== delta ==
// CPU
module CPU( input clk,
	input rst,
	input wire [31:0] inst,
	input wire [63:0]	main_memory_input_data_path,
	output reg[63:0] main_memory_output_data_path,
	output wire[31:0] pc_inst_addr,
	output wire		Vector_Write_Access, 
	output wire		Memory_Write_Access,
	output wire		Load_Vector_Flag,
	output wire 		Load_Word_Flag,
	output wire[11:0]	Main_Memory_Address
	);
Settings: LEC_CHECK=0, ABC_AREA=0, CAP_MARGIN=35, CELL_PAD_IN_SITES_DETAIL_PLACEMENT=2, CELL_PAD_IN_SITES_GLOBAL_PLACEMENT=2, CORE_ASPECT_RATIO=1.29, CORE_MARGIN=4, CORE_UTILIZATION=16, CTS_CLUSTER_SIZE=45, GPL_ROUTABILITY_DRIVEN=1, GPL_TIMING_DRIVEN=0, MIN_ROUTING_LAYER=met1, PLACE_DENSITY_LB_ADDON=0.01, SETUP_SLACK_MARGIN=3.02, SLEW_MARGIN=15, TNS_END_PERCENT=90; clock period 11.7 ns.
run.sh (not shown) runs the stock make flow with config.mk's settings and CLKGATE_MAP_FILE=.
Relative to delta, the following input files were edited for amber:
Settings: SETUP_SLACK_MARGIN now 3.34, was 3.02; CORE_ASPECT_RATIO now 1.5, was 1.29; PLACE_DENSITY_LB_ADDON now 0.27, was 0.01; HOLD_SLACK_MARGIN now 0.25, previously not set; SLEW_MARGIN now 20, was 15; CAP_MARGIN now 20, was 35; CELL_PAD_IN_SITES_GLOBAL_PLACEMENT now 3, was 2; TNS_END_PERCENT now 65, was 90; CORE_MARGIN now 8, was 4; MAX_ROUTING_LAYER now met5, previously not set; CORE_UTILIZATION now 40, was 16; CTS_CLUSTER_SIZE no longer set, was 45; GPL_TIMING_DRIVEN now 1, was 0; the clock period (ns, I/O delays scaled along) now 17.0, was 11.7.
## What came out
- amber completed; timing, DRC and antenna clean
- Core util | amber vs delta | amber higher
- amber vs. delta: clock network power share went down; number of vias in the routed layout went down.
- Compared with delta, die area in amber decreased by more than half.
- Well-tap cell count, amber vs delta: down by more than half
- Count of non-filler cells in the finished layout, delta and amber, higher one = delta.
- delta → amber: worst setup slack went up by 3050 ps, quantity of gates resized following cts shrank by 434.
- inst[15] as the start point of the critical path was reported by delta, and inst[19] by amber.
- Re mean number of vias per cell: delta was lower than amber.
Setup changes, amber to lagoon
Settings: CORE_ASPECT_RATIO: 1.5 -> 0.71; SETUP_SLACK_MARGIN: 3.34 -> 2.05; CORE_UTILIZATION: 40 -> 68; TNS_END_PERCENT: 65 -> unset; ABC_AREA: 0 -> unset; PLACE_DENSITY_LB_ADDON: 0.27 -> unset; MAX_ROUTING_LAYER: met5 -> met4; CTS_CLUSTER_SIZE: unset -> 90; CELL_PAD_IN_SITES_DETAIL_PLACEMENT: 2 -> 0; CORE_MARGIN: 8 -> 2; CELL_PAD_IN_SITES_GLOBAL_PLACEMENT: 3 -> unset; HOLD_SLACK_MARGIN: 0.25 -> unset; SLEW_MARGIN: 20 -> 5; MIN_ROUTING_LAYER: met1 -> unset; the clock period (ns, I/O delays scaled along): 17.0 -> 10.3.
Findings:
lagoon: it failed with a tool error in global routing (5_1_grt), so there are no final results.
Changes observed in lagoon relative to amber: die width saw an increase; half-perimeter wire length after detailed placement saw a decrease; die size saw a decrease.
> inputs changed (lagoon -> pepper)
Settings: removing MAX_ROUTING_LAYER (formerly met4); removing CTS_CLUSTER_SIZE (formerly 90); removing CORE_ASPECT_RATIO (formerly 0.71); changing CORE_UTILIZATION from 68 to 57; setting HOLD_SLACK_MARGIN to -0.1 for the first time; changing SLEW_MARGIN from 5 to 20; removing GPL_TIMING_DRIVEN (formerly 1); changing SETUP_SLACK_MARGIN from 2.05 to 1.75; setting TNS_END_PERCENT to 70 for the first time; removing CELL_PAD_IN_SITES_DETAIL_PLACEMENT (formerly 0); removing GPL_ROUTABILITY_DRIVEN (formerly 1); changing the clock period (ns, I/O delays scaled along) from 10.3 to 6.17.
Looking at pre-CTS worst setup slack, pepper sits 3270 ps below lagoon. pepper finished all stages; however, its layout fails the closing checks, the failures being setup timing. lagoon → pepper: count of boundary I/O pins shows no meaningful change, number of rows in the core area picked up an extra about 30%, number of buffers on the longest clock path shows no meaningful change. pepper — number of post-CTS setup repair buffers 13% lower, lagoon as reference.

========
CPU again, from the RTL that the note above started with.
==> flow/design.v (excerpt) <==
module CPU( input clk,
	input rst,
	input wire [31:0] inst,
	input wire [63:0]	main_memory_input_data_path,
	output reg[63:0] main_memory_output_data_path,
	output wire[31:0] pc_inst_addr,
	output wire		Vector_Write_Access, 
	output wire		Memory_Write_Access,
	output wire		Load_Vector_Flag,
	output wire 		Load_Word_Flag,
	output wire[11:0]	Main_Memory_Address
	);
Settings: LEC_CHECK=0, ABC_AREA=1, CAP_MARGIN=20, CELL_PAD_IN_SITES_DETAIL_PLACEMENT=1, CORE_MARGIN=2, CORE_UTILIZATION=40, CTS_CLUSTER_DIAMETER=74, CTS_CLUSTER_SIZE=49, MAX_ROUTING_LAYER=met4, PLACE_DENSITY=0.73, SETUP_SLACK_MARGIN=0.79, SLEW_MARGIN=5, TNS_END_PERCENT=65; clock period 12.0 ns.
The first run completed with no timing, DRC or antenna violations.
Change:
==> flow/config.mk (replaced) <==
export PLATFORM = sky130hd
export DESIGN_NAME = CPU
export DESIGN_NICKNAME = CPU
export VERILOG_FILES = /design/flow/design.v
export SDC_FILE = /design/flow/constraint.sdc
export NUM_CORES = 4
export LEC_CHECK = 0
export CAP_MARGIN = 20
export CELL_PAD_IN_SITES_DETAIL_PLACEMENT = 0
export CORE_ASPECT_RATIO = 1.69
export CORE_MARGIN = 2
export CORE_UTILIZATION = 45
export GPL_ROUTABILITY_DRIVEN = 1
export GPL_TIMING_DRIVEN = 1
export PLACE_DENSITY_LB_ADDON = 0.29
export SETUP_SLACK_MARGIN = 0.24
export SLEW_MARGIN = 5
==> flow/constraint.sdc (replaced) <==
create_clock -name core_clock -period 7.68 [get_ports {clk}]
set_input_delay 1.5360 -clock core_clock [delete_from_list [all_inputs] [get_ports {clk}]]
set_output_delay 1.5360 -clock core_clock [all_outputs]
set_load 0.01 [all_outputs]
Outcome:
- The new run completed and failed the layout checks on negative setup slack
- worst hold slack is worse by 0.0039 ns
- setup slack is worse by 2.9 ns
- core utilization is higher by 12 points
- sequential share of layout area is lower by 2.2 points
- clock skew is lower by 0.040 ns
- final cell count is lower by about 18%
Change:
==> flow/config.mk (replaced) <==
export PLATFORM = sky130hd
export DESIGN_NAME = CPU
export DESIGN_NICKNAME = CPU
export VERILOG_FILES = /design/flow/design.v
export SDC_FILE = /design/flow/constraint.sdc
export NUM_CORES = 4
export LEC_CHECK = 0
export CAP_MARGIN = 20
export CELL_PAD_IN_SITES_DETAIL_PLACEMENT = 0
export CORE_ASPECT_RATIO = 0.54
export CORE_MARGIN = 2
export CORE_UTILIZATION = 32
export CTS_CLUSTER_SIZE = 33
export HOLD_SLACK_MARGIN = 0.24
export PLACE_DENSITY_LB_ADDON = 0.04
export SETUP_SLACK_MARGIN = 0.32
export SLEW_MARGIN = 20
export TNS_END_PERCENT = 5
==> flow/constraint.sdc (replaced) <==
create_clock -name core_clock -period 16.3 [get_ports {clk}]
set_input_delay 3.2600 -clock core_clock [delete_from_list [all_inputs] [get_ports {clk}]]
set_output_delay 3.2600 -clock core_clock [all_outputs]
set_load 0.01 [all_outputs]
This time the run went through all stages and came out clean. Global-route usage shrinks by 7.7 points. Cell area drops by 9.0%. Clock skew is lower by 0.0034 ns. Sequential power is lower by 53%. Clock power fell by 48%. Routed wire length rises by 8.2%. Cell count stays flat. Worst hold slack gets worse by 0.0092 ns.
Change:
==> flow/config.mk (replaced) <==
export PLATFORM = sky130hd
export DESIGN_NAME = CPU
export DESIGN_NICKNAME = CPU
export VERILOG_FILES = /design/flow/design.v
export SDC_FILE = /design/flow/constraint.sdc
export NUM_CORES = 4
export LEC_CHECK = 0
export CAP_MARGIN = 20
export CELL_PAD_IN_SITES_DETAIL_PLACEMENT = 0
export CORE_ASPECT_RATIO = 1.69
export CORE_MARGIN = 2
export CORE_UTILIZATION = 72
export CTS_CLUSTER_DIAMETER = 341
export CTS_CLUSTER_SIZE = 33
export GPL_ROUTABILITY_DRIVEN = 1
export GPL_TIMING_DRIVEN = 1
export PLACE_DENSITY_LB_ADDON = 0.29
export SETUP_SLACK_MARGIN = 1.29
export SLEW_MARGIN = 5
export TNS_END_PERCENT = 40
==> flow/constraint.sdc (replaced) <==
create_clock -name core_clock -period 5.87 [get_ports {clk}]
set_input_delay 1.1740 -clock core_clock [delete_from_list [all_inputs] [get_ports {clk}]]
set_output_delay 1.1740 -clock core_clock [all_outputs]
set_load 0.01 [all_outputs]
After rerunning: The new run aborted during global routing (5_1_grt), error GRT-0116. Area after synthesis stays the same. Die size shrinks by 55%. Synthesized cell count stays the same.
Change:
==> flow/config.mk (replaced) <==
export PLATFORM = sky130hd
export DESIGN_NAME = CPU
export DESIGN_NICKNAME = CPU
export VERILOG_FILES = /design/flow/design.v
export SDC_FILE = /design/flow/constraint.sdc
export NUM_CORES = 4
export LEC_CHECK = 0
export CAP_MARGIN = 15
export CELL_PAD_IN_SITES_DETAIL_PLACEMENT = 1
export CORE_MARGIN = 9
export CORE_UTILIZATION = 18
export CTS_CLUSTER_DIAMETER = 83
export CTS_CLUSTER_SIZE = 75
export GPL_ROUTABILITY_DRIVEN = 1
export MAX_ROUTING_LAYER = met5
export PLACE_DENSITY_LB_ADDON = 0.07
export SETUP_SLACK_MARGIN = 5.0
export SLEW_MARGIN = 20
export TNS_END_PERCENT = 10
==> flow/constraint.sdc (replaced) <==
create_clock -name core_clock -period 18.6 [get_ports {clk}]
set_input_delay 3.7200 -clock core_clock [delete_from_list [all_inputs] [get_ports {clk}]]
set_output_delay 3.7200 -clock core_clock [all_outputs]
set_load 0.01 [all_outputs]
What happened: This time the run produced a clean layout; synthesized cell count does not change; die area goes up to 4.2 times its value; area after synthesis does not change.
Change:
==> flow/config.mk (replaced) <==
export PLATFORM = sky130hd
export DESIGN_NAME = CPU
export DESIGN_NICKNAME = CPU
export VERILOG_FILES = /design/flow/design.v
export SDC_FILE = /design/flow/constraint.sdc
export NUM_CORES = 4
export LEC_CHECK = 0
export CAP_MARGIN = 20
export CORE_MARGIN = 2
export CORE_UTILIZATION = 60
export HOLD_SLACK_MARGIN = 0.3
export SETUP_SLACK_MARGIN = 1.37
export SLEW_MARGIN = 20
==> flow/constraint.sdc (replaced) <==
create_clock -name core_clock -period 6.14 [get_ports {clk}]
set_input_delay 1.2280 -clock core_clock [delete_from_list [all_inputs] [get_ports {clk}]]
set_output_delay 1.2280 -clock core_clock [all_outputs]
set_load 0.01 [all_outputs]
With this change the flow completed, yet does not pass: negative setup slack.
First-iteration DRC count rises to 3.2 times its value.
Final area rises by about 8%.
Die area falls by 71%.
Total power rises to 3.3 times its value.
Routed wire length falls by 14%.
Via count rises by about 24%.
Clock-buffer cell count rises by 14.
Setup slack is worse by 8.6 ns.
Global-route usage rises by 32 points.

========
CPU again, from the RTL that the note above started with.
==> flow/config.mk <==
export PLATFORM = sky130hd
export DESIGN_NAME = CPU
export DESIGN_NICKNAME = CPU
export VERILOG_FILES = /design/flow/design.v
export SDC_FILE = /design/flow/constraint.sdc
export NUM_CORES = 4
export LEC_CHECK = 0
export CAP_MARGIN = 20
export CELL_PAD_IN_SITES_DETAIL_PLACEMENT = 2
export CELL_PAD_IN_SITES_GLOBAL_PLACEMENT = 1
export CORE_MARGIN = 2
export CORE_UTILIZATION = 61
export CTS_CLUSTER_DIAMETER = 51
export CTS_CLUSTER_SIZE = 77
export HOLD_SLACK_MARGIN = -0.04
export MAX_ROUTING_LAYER = met5
export MIN_ROUTING_LAYER = met1
export PLACE_DENSITY_LB_ADDON = 0.06
export SLEW_MARGIN = 20
==> flow/constraint.sdc <==
create_clock -name core_clock -period 6.73 [get_ports {clk}]
set_input_delay 1.3460 -clock core_clock [delete_from_list [all_inputs] [get_ports {clk}]]
set_output_delay 1.3460 -clock core_clock [all_outputs]
set_load 0.01 [all_outputs]
The starting point ended with an error in detailed placement.
Edit:
ABC_AREA = 1   (was default)
CAP_MARGIN = 25   (was 20)
CELL_PAD_IN_SITES_GLOBAL_PLACEMENT = 2   (was 1)
CORE_ASPECT_RATIO = 1.69   (was default)
CORE_UTILIZATION = 19   (was 61)
CTS_CLUSTER_DIAMETER = default   (was 51)
CTS_CLUSTER_SIZE = 53   (was 77)
GPL_ROUTABILITY_DRIVEN = 1   (was default)
GPL_TIMING_DRIVEN = 0   (was default)
HOLD_SLACK_MARGIN = default   (was -0.04)
MAX_ROUTING_LAYER = default   (was met5)
PLACE_DENSITY_LB_ADDON = 0.29   (was 0.06)
SETUP_SLACK_MARGIN = 0.24   (was default)
SLEW_MARGIN = 15   (was 20)
clock period = 11.7 ns   (was 6.73 ns; I/O delays follow)
=> This time the run completed with no timing, DRC or antenna violations. Area after synthesis climbs by a few percent. Synthesized cell count increases by well over a third. Die area rises to 3.3 times its value.
Power figures rest on the tool's default switching activity, not on a simulated workload.
